== run 1 ==
## alu16_top
module alu16_top (
    input clk,
    input [5:0] alufn,
    input [15:0] a,
    input [15:0] b,
    output reg [15:0] y
  );
Settings: LEC_CHECK=0, CAP_MARGIN=20, CORE_MARGIN=2, CORE_UTILIZATION=70, CTS_CLUSTER_DIAMETER=201, CTS_CLUSTER_SIZE=34, MAX_ROUTING_LAYER=met4, PLACE_DENSITY=0.63, SETUP_SLACK_MARGIN=0.99, SLEW_MARGIN=20; clock period 5.26 ns.
run.sh (not shown) runs the stock make flow with config.mk's settings and CLKGATE_MAP_FILE=.
Status(run 1) = ERROR, stage = 5_1_grt
The inputs of run 2 differ from those of run 1 as listed below.
==> flow/config.mk <==
export PLATFORM = sky130hd
export DESIGN_NAME = alu16_top
export DESIGN_NICKNAME = alu16_top
export VERILOG_FILES = /design/flow/design.v
export SDC_FILE = /design/flow/constraint.sdc
export NUM_CORES = 4
export LEC_CHECK = 0
export CAP_MARGIN = 20
export CORE_MARGIN = 2
export CORE_UTILIZATION = 65
export SLEW_MARGIN = 20
==> flow/constraint.sdc <==
create_clock -name core_clock -period 5.25 [get_ports {clk}]
set_input_delay 1.0500 -clock core_clock [delete_from_list [all_inputs] [get_ports {clk}]]
set_output_delay 1.0500 -clock core_clock [all_outputs]
set_load 0.01 [all_outputs]
==> results <==
- What ended run 1 was a tool error in 5_1_grt; the run never finished.
- Run 2: all stages done; final checks FAILED (negative setup slack).
- As far as xor and xnor fraction of the mapped netlist area is concerned, run 2 and run 1 perform about the same.
- Run 1 → run 2: half-perimeter wire length after placement down about 0.44%; initial core utilization down 5.7 points; synthesized cell count flat; post-placement worst setup slack up 52 ps; final weighted congestion of routability-driven global placement down about 7%.
Here is what was changed in the inputs of run 3 compared with run 2.
diff --git a/flow/config.mk b/flow/config.mk
--- a/flow/config.mk
+++ b/flow/config.mk
@@ -8,4 +8,5 @@
 export CAP_MARGIN = 20
 export CORE_MARGIN = 2
-export CORE_UTILIZATION = 65
+export CORE_UTILIZATION = 71
+export SETUP_SLACK_MARGIN = 1.57
 export SLEW_MARGIN = 20
==> flow/constraint.sdc <==
create_clock -name core_clock -period 5.31 [get_ports {clk}]
set_input_delay 1.0620 -clock core_clock [delete_from_list [all_inputs] [get_ports {clk}]]
set_output_delay 1.0620 -clock core_clock [all_outputs]
set_load 0.01 [all_outputs]
### Flow results
Run 3 vs. run 2: die span in y went down by 4.2%.
When run 3 is set beside run 2, its worst slack at placement turns out to be 35 ps smaller.
Run status, run 3: aborted in 5_1_grt, error GRT-0116
The lower standard cell core area of run 3 and run 2 is in run 3.
Area after synthesis came out exactly the same in run 3 and run 2.
NOTE number of standard-cell rows in the floorplan run 2->run 3 decreased by a few percent
Diff run 2 -> run 3: area fraction in and, or, nand and nor cells barely changed; die outline area dropped 8.2%; cell area reported after detailed placement barely changed; detailed-placement wirelength estimate climbed 590 um; count of input and output buffers barely changed.
Setup changes, run 3 to run 4
diff --git a/flow/config.mk b/flow/config.mk
--- a/flow/config.mk
+++ b/flow/config.mk
@@ -8,5 +8,4 @@
 export CAP_MARGIN = 20
 export CORE_MARGIN = 2
-export CORE_UTILIZATION = 71
-export SETUP_SLACK_MARGIN = 1.57
+export CORE_UTILIZATION = 65
 export SLEW_MARGIN = 20
==> flow/constraint.sdc <==
create_clock -name core_clock -period 6.35 [get_ports {clk}]
set_input_delay 1.2700 -clock core_clock [delete_from_list [all_inputs] [get_ports {clk}]]
set_output_delay 1.2700 -clock core_clock [all_outputs]
set_load 0.01 [all_outputs]
### Flow results
From run 3 to run 4 the numbers moved as follows: synthesized chip area reported by yosys closely matched the old numbers; count of placed standard cells including taps decreased by 4.5% relative to the old numbers; number of setup buffers added after CTS decreased by 14 relative to the old numbers. Run 4 finished every stage and its layout cleared the timing, design-rule and antenna checks. Between run 3 and run 4, area of the die is higher for run 4, run 3 comes in under that. Re maximum number of buffers from clock root to sink: no difference whatsoever between run 3 and run 4. Comparing run 3 and run 4, the lower placeable core area was measured on run 3.
